==> 05-14: inputs <==
Design my_chip, start of the top module:
module my_chip (
    input logic [11:0] io_in,  
    output logic [11:0] io_out,  
    input logic clock,
    input logic reset  
);
export LEC_CHECK = 0
export ABC_AREA = 1
export CAP_MARGIN = 20
export CORE_MARGIN = 2
export CORE_UTILIZATION = 72
export CTS_CLUSTER_DIAMETER = 319
export PLACE_DENSITY_LB_ADDON = 0.06
export SETUP_SLACK_MARGIN = 0.58
export SLEW_MARGIN = 20
create_clock -name core_clock -period 3.91 [get_ports {clock}]
run.sh (not shown) runs the stock make flow with config.mk's settings and CLKGATE_MAP_FILE=.
==> 04-12: changes against 05-14 <==
--- a/flow/config.mk
+++ b/flow/config.mk
@@ -7,9 +7,10 @@
 export LEC_CHECK = 0
 export ABC_AREA = 1
-export CAP_MARGIN = 20
+export CAP_MARGIN = 0
 export CORE_MARGIN = 2
 export CORE_UTILIZATION = 72
 export CTS_CLUSTER_DIAMETER = 319
+export CTS_CLUSTER_SIZE = 14
 export PLACE_DENSITY_LB_ADDON = 0.06
-export SETUP_SLACK_MARGIN = 0.58
+export SETUP_SLACK_MARGIN = 1.11
 export SLEW_MARGIN = 20
==> results <==
Status: 04-12 complete, no violations; 05-14 complete, no violations
Post-detail-place hpwl: 04-12 50.0 mm; 05-14 50.6 mm
Summed area of non-filler cells in the final layout: 04-12 30200 µm²; 05-14 30200 µm²
Worst Setup Slack post-DPL: 04-12 0.350 ns; 05-14 0.225 ns
Met2 wire length: 04-12 37.4 mm; 05-14 37.4 mm
Routability Congestion: 04-12 0.963; 05-14 0.986
Post-layout period usage: 04-12 86.7%; 05-14 88.3%
Met3 track demand over resource: 04-12 6.42%; 05-14 7.08%
Stage delay of the slowest cell on the critical path: 04-12 0.55 ns; 05-14 0.56 ns
Worst-case clock skew: 04-12 0.0249 ns; 05-14 0.0165 ns
Global-route usage over all layers: 04-12 38.6%; 05-14 39.1%
Vias in the first global route: 04-12 23800; 05-14 24300
M2 GR Usage: 04-12 66.1%; 05-14 67.2%
Number of buffers added by the clock tree synthesis step: 04-12 42; 05-14 52
End point of the worst hold path: 04-12 sync7.sync; 05-14 sync5.sync
Count of TritonRoute iterations in the first routing pass: 04-12 10; 05-14 8
Routed wirelength normalized by instance count: 04-12 18.9 µm; 05-14 18.6 µm
Hold wc startpoint: 04-12 sync7.tmp1; 05-14 sync5.tmp1
Comb area: 04-12 15300 µm²; 05-14 14900 µm²
Combinational power: 04-12 0.467 mW; 05-14 0.441 mW
Top Metal Used: 04-12 met4; 05-14 met5
Worst Hold Slack: 04-12 0.316 ns; 05-14 0.331 ns
Worst endpoint required time: 04-12 4.39 ns; 05-14 4.41 ns
Clock transition at the registers of the reported paths: 04-12 0.07 ns; 05-14 0.06 ns
Part of the power in combinational logic: 04-12 4.8%; 05-14 4.0%

==> 09-11 <==
Starting RTL as in the previous note.
// my_chip
module my_chip (
    input logic [11:0] io_in,  
    output logic [11:0] io_out,  
    input logic clock,
    input logic reset  
);
Settings: LEC_CHECK=0, CAP_MARGIN=20, CORE_MARGIN=2, CORE_UTILIZATION=68, CTS_CLUSTER_SIZE=30, GPL_ROUTABILITY_DRIVEN=0, GPL_TIMING_DRIVEN=1, HOLD_SLACK_MARGIN=0.28, MAX_ROUTING_LAYER=met5, PLACE_DENSITY_LB_ADDON=0.19, SETUP_SLACK_MARGIN=0.76, SLEW_MARGIN=20, TNS_END_PERCENT=35; clock period 5.99 ns.
==> 07-12 (differences from 09-11) <==
- ABC_AREA: not set -> 1
- CORE_UTILIZATION: 68 -> 71
- CTS_CLUSTER_SIZE: 30 -> 14
- GPL_ROUTABILITY_DRIVEN: 0 -> not set
- GPL_TIMING_DRIVEN: 1 -> not set
- HOLD_SLACK_MARGIN: 0.28 -> not set
- MAX_ROUTING_LAYER: met5 -> not set
- PLACE_DENSITY_LB_ADDON: 0.19 -> 0.12
- SETUP_SLACK_MARGIN: 0.76 -> 0.65
- TNS_END_PERCENT: 35 -> not set
==> flow/constraint.sdc (replaced) <==
create_clock -name core_clock -period 3.98 [get_ports {clock}]
set_input_delay 0.7960 -clock core_clock [delete_from_list [all_inputs] [get_ports {clock}]]
set_output_delay 0.7960 -clock core_clock [all_outputs]
set_load 0.01 [all_outputs]
==> 11-15 (differences from 09-11) <==
- CORE_MARGIN: 2 -> 7
- CORE_UTILIZATION: 68 -> 24
- HOLD_SLACK_MARGIN: 0.28 -> 0.26
- SETUP_SLACK_MARGIN: 0.76 -> not set
- TNS_END_PERCENT: 35 -> 60
==> flow/constraint.sdc (replaced) <==
create_clock -name core_clock -period 9.65 [get_ports {clock}]
set_input_delay 1.9300 -clock core_clock [delete_from_list [all_inputs] [get_ports {clock}]]
set_output_delay 1.9300 -clock core_clock [all_outputs]
set_load 0.01 [all_outputs]
==> 06-28 (differences from 09-11) <==
- CORE_UTILIZATION: 68 -> 39
- SETUP_SLACK_MARGIN: 0.76 -> 1.13
==> flow/constraint.sdc (replaced) <==
create_clock -name core_clock -period 9.07 [get_ports {clock}]
set_input_delay 1.8140 -clock core_clock [delete_from_list [all_inputs] [get_ports {clock}]]
set_output_delay 1.8140 -clock core_clock [all_outputs]
set_load 0.01 [all_outputs]
==> results <==
11-15 completed without violations. 07-12 ran to the end with no violations. 09-11 passed the timing, DRC and antenna checks. 06-28 produced a clean layout.
Combinational power, lowest first: 11-15, 06-28, 09-11.
Between 11-15 and 07-12, the lower synthesized cell count is in 11-15 (gap 16%, measured against 07-12).
The highest sequential power belongs to 07-12, the lowest to 11-15.
Global-route usage, highest first: 07-12, 09-11, 06-28, 11-15.
The lowest first-iteration DRC count belongs to 11-15, the highest to 07-12.
The lowest die size belongs to 09-11, the highest to 11-15.

==> build 77: inputs <==
my_chip again, from the RTL that the note above started with.
## my_chip
module my_chip (
    input logic [11:0] io_in,  
    output logic [11:0] io_out,  
    input logic clock,
    input logic reset  
);
make LEC_CHECK=0 ABC_AREA=1 CAP_MARGIN=20 CORE_MARGIN=2 CORE_UTILIZATION=72 CTS_CLUSTER_SIZE=30 GPL_ROUTABILITY_DRIVEN=0 GPL_TIMING_DRIVEN=1 HOLD_SLACK_MARGIN=0.28 MAX_ROUTING_LAYER=met5 PLACE_DENSITY_LB_ADDON=0.19 SETUP_SLACK_MARGIN=0.89 SLEW_MARGIN=20 TNS_END_PERCENT=35 finish   # period 4.28 ns
==> build 83 (differences from build 77) <==
==> flow/config.mk (replaced) <==
export PLATFORM = sky130hd
export DESIGN_NAME = my_chip
export DESIGN_NICKNAME = my_chip
export VERILOG_FILES = /design/flow/design.v
export SDC_FILE = /design/flow/constraint.sdc
export NUM_CORES = 4
export LEC_CHECK = 0
export ABC_AREA = 1
export CAP_MARGIN = 0
export CORE_MARGIN = 2
export CORE_UTILIZATION = 72
export CTS_CLUSTER_SIZE = 15
export PLACE_DENSITY_LB_ADDON = 0.06
export SETUP_SLACK_MARGIN = 1.12
export SLEW_MARGIN = 20
==> flow/constraint.sdc (replaced) <==
create_clock -name core_clock -period 3.81 [get_ports {clock}]
set_input_delay 0.7620 -clock core_clock [delete_from_list [all_inputs] [get_ports {clock}]]
set_output_delay 0.7620 -clock core_clock [all_outputs]
set_load 0.01 [all_outputs]
==> job_summary.md <==
### Metrics collected by this job

| Metric | Value |
|---|---|
| Data required time at the worst endpoint | `4320 ps` |
| Met1 layer wirelength in the final routing | `29.35 mm` |
| Bufs w/o clock | `148` |
| DP Worst Slack | `259.1 ps` |
| FILL cells | `2288` |
| Status | `finished clean` |
| Met2 usage in global routing | `69.14%` |
| Number of warnings in the stage logs | `37` |
The numbers above come from build 83.

==> job_summary.md <==
### Metrics collected by this job

| Metric | Value |
|---|---|
| Number of distinct library cell variants in the gate-level netlist after synthesis | `44` |
| Number of warnings in the stage logs | `43` |
| Met1 layer wirelength in the final routing | `29.23 mm` |
| Data required time at the worst endpoint | `4790 ps` |
| FILL cells | `2253` |
| Status | `finished clean` |
| Bufs w/o clock | `124` |
| Seq pwr share | `47.9%` |
| Met2 usage in global routing | `65.80%` |
The numbers above come from build 77.


==> branch tundra <==
Starting RTL as in the previous note.
make LEC_CHECK=0 CAP_MARGIN=20 CORE_MARGIN=2 CORE_UTILIZATION=68 CTS_CLUSTER_SIZE=30 GPL_ROUTABILITY_DRIVEN=0 GPL_TIMING_DRIVEN=1 HOLD_SLACK_MARGIN=0.28 MAX_ROUTING_LAYER=met5 PLACE_DENSITY_LB_ADDON=0.19 SETUP_SLACK_MARGIN=0.89 SLEW_MARGIN=20 TNS_END_PERCENT=35 finish   # period 6.28 ns
==> branch delta (differences from branch tundra) <==
Settings changed: CORE_UTILIZATION 68 to 72, CTS_CLUSTER_SIZE 30 to 21, HOLD_SLACK_MARGIN 0.28 to 0.29, PLACE_DENSITY_LB_ADDON 0.19 to 0.01, SETUP_SLACK_MARGIN 0.89 to 2.61.
==> flow/constraint.sdc (replaced) <==
create_clock -name core_clock -period 8.92 [get_ports {clock}]
set_input_delay 1.7840 -clock core_clock [delete_from_list [all_inputs] [get_ports {clock}]]
set_output_delay 1.7840 -clock core_clock [all_outputs]
set_load 0.01 [all_outputs]
==> branch violet (differences from branch tundra) <==
Settings changed: ABC_AREA set to 1, CORE_UTILIZATION 68 to 72, CTS_CLUSTER_SIZE 30 to 100, HOLD_SLACK_MARGIN 0.28 to -0.09, SETUP_SLACK_MARGIN 0.89 to 0.76.
==> flow/constraint.sdc (replaced) <==
create_clock -name core_clock -period 3.89 [get_ports {clock}]
set_input_delay 0.7780 -clock core_clock [delete_from_list [all_inputs] [get_ports {clock}]]
set_output_delay 0.7780 -clock core_clock [all_outputs]
set_load 0.01 [all_outputs]
==> branch nickel (differences from branch tundra) <==
Settings changed: CORE_UTILIZATION 68 to 53, CTS_CLUSTER_DIAMETER set to 331, CTS_CLUSTER_SIZE 30 to 17, GPL_ROUTABILITY_DRIVEN 0 to unset, GPL_TIMING_DRIVEN 1 to unset, HOLD_SLACK_MARGIN 0.28 to unset, MAX_ROUTING_LAYER met5 to met4, PLACE_DENSITY set to 0.42, PLACE_DENSITY_LB_ADDON 0.19 to unset, SETUP_SLACK_MARGIN 0.89 to unset, TNS_END_PERCENT 35 to unset.
==> flow/constraint.sdc (replaced) <==
create_clock -name core_clock -period 10.0 [get_ports {clock}]
set_input_delay 2.0000 -clock core_clock [delete_from_list [all_inputs] [get_ports {clock}]]
set_output_delay 2.0000 -clock core_clock [all_outputs]
set_load 0.01 [all_outputs]
==> comparison <==
Count of clock-buffer cells in the layout: branch violet > branch delta > branch tundra > branch nickel. Clock skew: branch tundra is lower than branch delta (0.0046 ns). Against branch delta, the power of branch tundra is higher by 46%. Core utilization, lowest first: branch nickel, branch tundra, branch delta, branch violet.
Power and IR drop assume default switching activity.
